==> flow/design.v (excerpt) <==
module calc_didactic(
        clk,
        rst,
        mem_addr,
        mem_we,
        mem_wdata,
        mem_rdata
    );
parameter addr_width = 10;
parameter word_width = 16;
input                       clk;
input                       rst;
output[addr_width-1 : 0]    mem_addr;
output                      mem_we;
output[word_width-1 : 0]    mem_wdata;
input [word_width-1 : 0]    mem_rdata;
wire[word_width-1 : 0]      disp_cp, disp_ind, disp_am, disp_aie, disp_t1, disp_t2, disp_ri, disp_mag;
wire[word_width-1 : 0]      disp_state, disp_reg_data;
wire[word_width-1 : 0]      io_in;
wire                        io_oe, io_we;
wire                        cp_oe;
wire                        cp_we;
wire[word_width-1 : 0]      cp_in;
wire[word_width-1 : 0]      cp_out;
register #(word_width) cp(clk, rst, cp_oe, cp_we, cp_in, cp_out, disp_cp);
wire                        ind_oe;
wire                        ind_we;
wire[word_width-1 : 0]      ind_in;
wire[word_width-1 : 0]      ind_out;
register #(word_width) ind(clk, rst, ind_oe, ind_we, ind_in, ind_out, disp_ind);
wire                        am_oe;
wire                        am_we;
wire[word_width-1 : 0]      am_in;
wire[word_width-1 : 0]      am_out;
register #(word_width) am(clk, rst, am_oe, am_we, am_in, am_out, disp_am);
wire                        aie_oe;
wire                        aie_we;
wire[word_width-1 : 0]      aie_in;
wire[word_width-1 : 0]      aie_out;
register #(word_width) aie(clk, rst, aie_oe, aie_we, aie_in, aie_out, disp_aie);
wire                        t1_oe;
wire                        t1_we;
wire[word_width-1 : 0]      t1_in;
wire[word_width-1 : 0]      t1_out;
register #(word_width) t1(clk, rst, t1_oe, t1_we, t1_in, t1_out, disp_t1);
wire                        t2_oe;
wire                        t2_we;
wire[word_width-1 : 0]      t2_in;
wire[word_width-1 : 0]      t2_out;
register #(word_width) t2(clk, rst, t2_oe, t2_we, t2_in, t2_out, disp_t2);
wire                        ri_oe;
wire                        ri_we;
wire[word_width-1 : 0]      ri_in;
wire[word_width-1 : 0]      ri_out;
register #(word_width) ri(clk, rst, ri_oe, ri_we, ri_in, ri_out, disp_ri);
wire                        alu_oe;
wire[3 : 0]                 alu_opcode;
wire                        alu_carry;
wire[word_width-1 : 0]      alu_out;
wire[4 : 0]                 alu_flags;
  ...
Size in the first run: about 2200 cells after synthesis, about 240 flip-flops, about 45 I/O pins, ~17000 sq um of cells after synthesis.
clock: 8.61 ns
lec_check: 0
abc_area: 1
cap_margin: 5
cell_pad_in_sites_global_placement: 3
core_aspect_ratio: 1.14
core_margin: 4
core_utilization: 42
cts_cluster_diameter: 165
cts_cluster_size: 39
gpl_routability_driven: 0
gpl_timing_driven: 0
max_routing_layer: met4
min_routing_layer: met2
place_density: 0.57
slew_margin: 10
run.sh (not shown) runs the stock make flow with config.mk's settings and CLKGATE_MAP_FILE=.
The baseline died in 3_3_place_gp.
Edit:
==> flow/config.mk (replaced) <==
export PLATFORM = sky130hd
export DESIGN_NAME = calc_didactic
export DESIGN_NICKNAME = calc_didactic
export VERILOG_FILES = /design/flow/design.v
export SDC_FILE = /design/flow/constraint.sdc
export NUM_CORES = 4
export LEC_CHECK = 0
export CAP_MARGIN = 20
export CORE_MARGIN = 2
export CORE_UTILIZATION = 62
export SLEW_MARGIN = 20
==> flow/constraint.sdc (replaced) <==
create_clock -name core_clock -period 7.31 [get_ports {clk}]
set_input_delay 1.4620 -clock core_clock [delete_from_list [all_inputs] [get_ports {clk}]]
set_output_delay 1.4620 -clock core_clock [all_outputs]
set_load 0.01 [all_outputs]
Effect:
- Now the flow completed without violations
- synthesized cell count came out lower by 18%
- area after synthesis came out lower by 0.87%
- die size came out lower by 35%

========
Starting RTL as in the previous note.
==> flow/config.mk <==
export PLATFORM = sky130hd
export DESIGN_NAME = calc_didactic
export DESIGN_NICKNAME = calc_didactic
export VERILOG_FILES = /design/flow/design.v
export SDC_FILE = /design/flow/constraint.sdc
export NUM_CORES = 4
export LEC_CHECK = 0
export CAP_MARGIN = 20
export CELL_PAD_IN_SITES_DETAIL_PLACEMENT = 0
export CELL_PAD_IN_SITES_GLOBAL_PLACEMENT = 0
export CORE_MARGIN = 10
export CORE_UTILIZATION = 40
export CTS_CLUSTER_SIZE = 15
export GPL_ROUTABILITY_DRIVEN = 0
export HOLD_SLACK_MARGIN = 0.17
export MAX_ROUTING_LAYER = met4
export MIN_ROUTING_LAYER = met1
export SLEW_MARGIN = 40
==> flow/constraint.sdc <==
create_clock -name core_clock -period 13.5 [get_ports {clk}]
set_input_delay 2.7000 -clock core_clock [delete_from_list [all_inputs] [get_ports {clk}]]
set_output_delay 2.7000 -clock core_clock [all_outputs]
set_load 0.01 [all_outputs]
The baseline went through all stages and came out clean.
Then changed:
==> flow/config.mk (replaced) <==
export PLATFORM = sky130hd
export DESIGN_NAME = calc_didactic
export DESIGN_NICKNAME = calc_didactic
export VERILOG_FILES = /design/flow/design.v
export SDC_FILE = /design/flow/constraint.sdc
export NUM_CORES = 4
export LEC_CHECK = 0
export CAP_MARGIN = 20
export CORE_MARGIN = 2
export CORE_UTILIZATION = 58
export SETUP_SLACK_MARGIN = 1.26
export SLEW_MARGIN = 20
==> flow/constraint.sdc (replaced) <==
create_clock -name core_clock -period 6.88 [get_ports {clk}]
set_input_delay 1.3760 -clock core_clock [delete_from_list [all_inputs] [get_ports {clk}]]
set_output_delay 1.3760 -clock core_clock [all_outputs]
set_load 0.01 [all_outputs]
The changed run finished with timing, DRC and antenna clean.
Worst hold slack improves by 0.014 ns.
Die area goes down by 40%.
Via count goes up by 14%.
First-iteration DRC count goes up by 37%.
Global-route usage goes up by 19 points.
Then changed:
--- a/flow/config.mk
+++ b/flow/config.mk
@@ -7,6 +7,8 @@
 export LEC_CHECK = 0
+export ABC_AREA = 1
 export CAP_MARGIN = 20
 export CORE_MARGIN = 2
-export CORE_UTILIZATION = 58
-export SETUP_SLACK_MARGIN = 1.26
+export CORE_UTILIZATION = 70
+export CTS_CLUSTER_DIAMETER = 49
+export PLACE_DENSITY = 0.84
 export SLEW_MARGIN = 20
==> flow/constraint.sdc (replaced) <==
create_clock -name core_clock -period 5.94 [get_ports {clk}]
set_input_delay 1.1880 -clock core_clock [delete_from_list [all_inputs] [get_ports {clk}]]
set_output_delay 1.1880 -clock core_clock [all_outputs]
set_load 0.01 [all_outputs]
The new run finished with setup timing left.
Global-route usage increases by 11 points.
Critical path depth climbs by 2.
Cell area shrinks by 8.6%.
Count of clock-buffer cells in the layout increases by 7.
Sequential share of layout area is higher by 2.7 points.
Routed wire length came out higher by 2.0%.
Combinational power drops by 62%.
Hold slack gets better by 0.014 ns.
Total power came out higher by 5.5%.
Then changed:
--- a/flow/config.mk
+++ b/flow/config.mk
@@ -7,8 +7,5 @@
 export LEC_CHECK = 0
-export ABC_AREA = 1
 export CAP_MARGIN = 20
 export CORE_MARGIN = 2
-export CORE_UTILIZATION = 70
-export CTS_CLUSTER_DIAMETER = 49
-export PLACE_DENSITY = 0.84
+export CORE_UTILIZATION = 57
 export SLEW_MARGIN = 20
==> flow/constraint.sdc (replaced) <==
create_clock -name core_clock -period 8.39 [get_ports {clk}]
set_input_delay 1.6780 -clock core_clock [delete_from_list [all_inputs] [get_ports {clk}]]
set_output_delay 1.6780 -clock core_clock [all_outputs]
set_load 0.01 [all_outputs]
Outcome: The new run passed the timing, DRC and antenna checks; global-route usage went down by 14 points; die size went up by about a fifth; clock power went down by well over a third; power went down by a quarter to a third; utilization went down by 19 points; design area went down by a few percent; cell count went down by about a fifth; sequential power went down by a quarter to a third.

========
## run 1
calc_didactic again, from the RTL that the note above started with.
export LEC_CHECK = 0
export CAP_MARGIN = 0
export CORE_MARGIN = 2
export CORE_UTILIZATION = 71
export CTS_CLUSTER_DIAMETER = 395
export CTS_CLUSTER_SIZE = 37
export SETUP_SLACK_MARGIN = 0.7
export SLEW_MARGIN = 20
create_clock -name core_clock -period 5.2 [get_ports {clk}]
No final results exist for run 1, since it was stopped by error GRT-0116 during global routing (5_1_grt).
### run 1 -> run 2
- clearing SETUP_SLACK_MARGIN, which used to be 0.7
- clearing CTS_CLUSTER_DIAMETER, which used to be 395
- swapping 0 for 20 in CAP_MARGIN
- swapping 71 for 59 in CORE_UTILIZATION
- clearing CTS_CLUSTER_SIZE, which used to be 37
- swapping 5.2 for 5.39 in the clock period (ns, I/O delays scaled along)
## What came out
Cell total after placement on run 2 is up relative to run 1.
Per-instance average area after synthesis came out exactly the same in run 2 and run 1.
The final report for run 2 shows a completed flow and a layout that fails verification, specifically negative setup slack.
Sort run 2 and run 1 by overall die width asc -> top: run 1
Run 2 vs. run 1: post-synthesis net count stayed essentially flat, y dimension of the die rose by about 9%, number of cells upsized or downsized after cts fell by about 0.4%, initial cell density of the core fell by 13 points, cell area after placement fell by 83 um^2.
[compare] base=run 1 new=run 2: placed wire-length estimate after detailed placement has decreased; placer's final routability congestion estimate has decreased.
Setup changes, run 2 to run 3
- a change of CORE_UTILIZATION from 59 to 65
- an added CTS_CLUSTER_DIAMETER of 30
- an added SETUP_SLACK_MARGIN of 1.47
- an added MAX_ROUTING_LAYER of met4
- a change of the clock period (ns, I/O delays scaled along) from 5.39 to 6.43
Findings:
In run 2 the implementation completed, yet the final layout does not meet the checks, the culprit being negative setup slack. Status(run 3) = ERROR, stage = global routing (5_1_grt). From run 2 to run 3 the numbers moved as follows: post-cts hold-fix buffer tally now sits at about the same level; total die area now sits lower. Run 3 vs. run 2: fraction of the core area occupied by cells at floorplan increased 6.2 points, chip width -4.6%. Note that the placed cell area recorded for run 2 amounts to 1.07 times the value seen in run 3.
Input changes introduced in run 4 (baseline for comparison: run 3):
- a deleted MAX_ROUTING_LAYER that had been met4
- a change of SETUP_SLACK_MARGIN from 1.47 to 1.08
- a change of CORE_UTILIZATION from 65 to 72
- a deleted CTS_CLUSTER_DIAMETER that had been 30
- a change of CAP_MARGIN from 20 to 10
- a change of the clock period (ns, I/O delays scaled along) from 6.43 to 8.16
### Flow results
As the logs show, run 4 stopped at global routing (5_1_grt) after a tool error, so it never reached the end of the flow.
Run 4 against run 3: port buffer count essentially unchanged; width of the chip down 4.9%; number of placed instances, taps included shows a reduction of 6.2%.
As far as cell area after synthesis goes, run 3 and run 4 are indistinguishable; the numbers are identical.
Cell area after placement on run 4 is down relative to run 3.
Going from run 3 to run 4, gate count of the mapped netlist did not really move; number of register bits inferred by synthesis did not really move.
What run 5 does differently from run 4 at the input level:
- CORE_UTILIZATION now 40, was 72
- CAP_MARGIN now 20, was 10
- SETUP_SLACK_MARGIN no longer set, was 1.08
- the clock period (ns, I/O delays scaled along) now 9.71, was 8.16
==> results <==
Run status, run 4: aborted in global routing (5_1_grt), error GRT-0232. Run 5: done, clean on timing, DRC and antenna. Summary — number of placement rows, run 5 relative to run 4: higher, by 19. Number of placed cells counting well taps: run 5 > run 4. Diff run 4..run 5 | gate count after technology mapping | unchanged. Compared with run 4, run 5 shows a floorplan core density that is 33 points lower. Of run 5 and run 4, run 5 shows the lower cell resize tally after clock tree synthesis, with run 4 above it. Side by side, placeable core region turned out higher in run 5 than in run 4. Higher instance area at placement goes to run 5 over run 4. Changes observed in run 5 relative to run 4: horizontal die size rose by 33%, die area +19000 um^2, number of nets at floorplan stayed essentially flat.

========
wip/indigo:
Starting RTL as in the previous note.
clock: 5.55 ns
lec_check: 0
abc_area: 1
cap_margin: 20
core_margin: 2
core_utilization: 72
cts_cluster_diameter: 57
cts_cluster_size: 72
place_density_lb_addon: 0.19
slew_margin: 20
Layout checks on wip/indigo: not met. Flow itself completed; violations: negative setup slack.
Here is what was changed in the inputs of wip/delta compared with wip/indigo.
Settings: CTS_CLUSTER_SIZE no longer set, was 72; the clock period (ns, I/O delays scaled along) now 6.52, was 5.55.
--- outcome ---
wip/delta: all stages done; final checks FAILED (negative setup slack).
Final setup slack of the worst path: wip/delta vs wip/indigo up 0.39 ns
When the final numbers for wip/delta and wip/indigo were put side by side, the clock power share turned out to be greater in wip/delta.
Power: wip/delta draws less than wip/indigo
wip/delta vs wip/indigo: area taken by flip-flops and latches down slightly
Input changes introduced in wip/fjord (baseline for comparison: wip/delta):
Settings: setting MAX_ROUTING_LAYER to met4 for the first time; setting CTS_CLUSTER_SIZE to 72 for the first time; setting SETUP_SLACK_MARGIN to 0.63 for the first time; changing the clock period (ns, I/O delays scaled along) from 6.52 to 5.55.
--- outcome ---
wip/delta → wip/fjord: share of flip-flops with an asynchronous set or reset was more or less identical; cell count after placement went up by about 2.2%; worst slack at placement went down by 0.40 ns; H-tree level count was more or less identical; worst-case clock buffer depth was more or less identical. wip/fjord against wip/delta: placed standard-cell area climbed 2.6%; synthesized area divided by synthesized cell count barely changed; floorplan-stage core utilization barely changed; number of CTS-inserted buffers dropped 6; synthesized cell count barely changed. What ended wip/fjord was a tool error in global routing (5_1_grt); the run never finished. Diff wip/fjord..wip/delta | synthesized chip area reported by yosys | unchanged.

========
Setup of pepper:
Starting RTL as in the previous note.
clock: 7.97 ns
lec_check: 0
cap_margin: 10
core_margin: 2
core_utilization: 72
hold_slack_margin: -0.05
setup_slack_margin: 0.96
slew_margin: 20
pepper did not finish; the tool stopped in global routing with error GRT-0232.
> inputs changed (pepper -> garnet)
- swapping 10 for 20 in CAP_MARGIN
- swapping 72 for 40 in CORE_UTILIZATION
- clearing SETUP_SLACK_MARGIN, which used to be 0.96
- clearing HOLD_SLACK_MARGIN, which used to be -0.05
- putting CTS_CLUSTER_SIZE at 15 where nothing was set
- swapping 2 for 5 in CORE_MARGIN
- swapping 7.97 for 10.0 in the clock period (ns, I/O delays scaled along)
### Flow results
- On die area, the higher figure sits with garnet, not pepper.
- Re number of I/O pins: no difference whatsoever between garnet and pepper.
- Worst setup slack after placement for garnet is higher than for pepper.
- garnet completed end to end with timing, DRC and antenna clean.
Changes in xenon relative to garnet:
- SETUP_SLACK_MARGIN: unset -> 2.58
- CTS_CLUSTER_DIAMETER: unset -> 245
- CTS_CLUSTER_SIZE: 15 -> 98
- CORE_UTILIZATION: 40 -> 59
- CORE_ASPECT_RATIO: unset -> 1.99
- ABC_AREA: unset -> 1
- SLEW_MARGIN: 20 -> 40
- CORE_MARGIN: 5 -> 2
- PLACE_DENSITY: unset -> 0.39
- TNS_END_PERCENT: unset -> 10
==> comparison <==
Comparing multiplexer area fraction after synthesis for garnet and xenon, the smaller number came from xenon.
Fraction of synthesis flops using an asynchronous set or reset pin: xenon vs garnet identical
Compared with garnet, in xenon area fraction in xor and xnor cells fell 1.4 points, area of the core shows a reduction of about 32%, tally of unique sky130hd cells used after synthesis has decreased, number of core rows moved up, post-detailed-placement half-perimeter wirelength rose 28%.
Of garnet and xenon, the run reporting the lower buffer count from post-CTS setup fixing was garnet.
garnet reports its dominant combinational cell family by area after synthesis as AND-OR/OR-AND gates while xenon reports simple AND/OR/NAND/NOR gates.
xenon: post-synth area from yosys stat higher than garnet
xenon is listed as incomplete: the tool reported an error in global routing and the run ended there.
The inputs of zinc differ from those of xenon as listed below.
- removing SETUP_SLACK_MARGIN (formerly 2.58)
- setting MAX_ROUTING_LAYER to met4 for the first time
- changing CORE_UTILIZATION from 59 to 42
- removing CORE_ASPECT_RATIO (formerly 1.99)
- removing ABC_AREA (formerly 1)
- changing SLEW_MARGIN from 40 to 10
- changing PLACE_DENSITY from 0.39 to 0.57
- changing CTS_CLUSTER_DIAMETER from 245 to 165
- removing TNS_END_PERCENT (formerly 10)
- removing CTS_CLUSTER_SIZE (formerly 98)
- changing the clock period (ns, I/O delays scaled along) from 10.0 to 8.61
## What came out
zinc finished all stages; the layout is clean. zinc — simple-gate area share of the yosys netlist 7.1 points lower, xenon as reference. In the reports for xenon and zinc, the larger total placed cells including tap cells belongs to xenon. Delta (zinc minus xenon): synthesized cell count fell 410; area after synthesis fell by 0.87%.
Inputs modified between zinc and harbor:
- PLACE_DENSITY: 0.57 -> unset
- SETUP_SLACK_MARGIN: unset -> 0.21
- CORE_UTILIZATION: 42 -> 69
- CTS_CLUSTER_DIAMETER: 165 -> 29
- SLEW_MARGIN: 10 -> 20
- the clock period (ns, I/O delays scaled along): 8.61 -> 6.43
==> comparison <==
- harbor did not finish; a tool error ended it in global routing.
- Relative to zinc, number of placement rows has decreased by 22% in harbor.
- Comparing chip height for harbor and zinc, the smaller number came from harbor.
- harbor vs. zinc: placed wire-length estimate now sits lower; initial standard-cell utilization of the core now sits higher.
- Diff zinc -> harbor: CTS H-tree depth saw an increase, die size saw a decrease, number of nets in the synthesized netlist saw little to no change, number of buffers inserted to repair setup after CTS saw an increase.
- harbor vs. zinc: post-cts hold buffer count held, placement-stage worst setup slack has decreased, number of sinks handled by clock tree synthesis closely matched the old numbers.
No activity file was given, so power comes from the tool's default toggle rates.
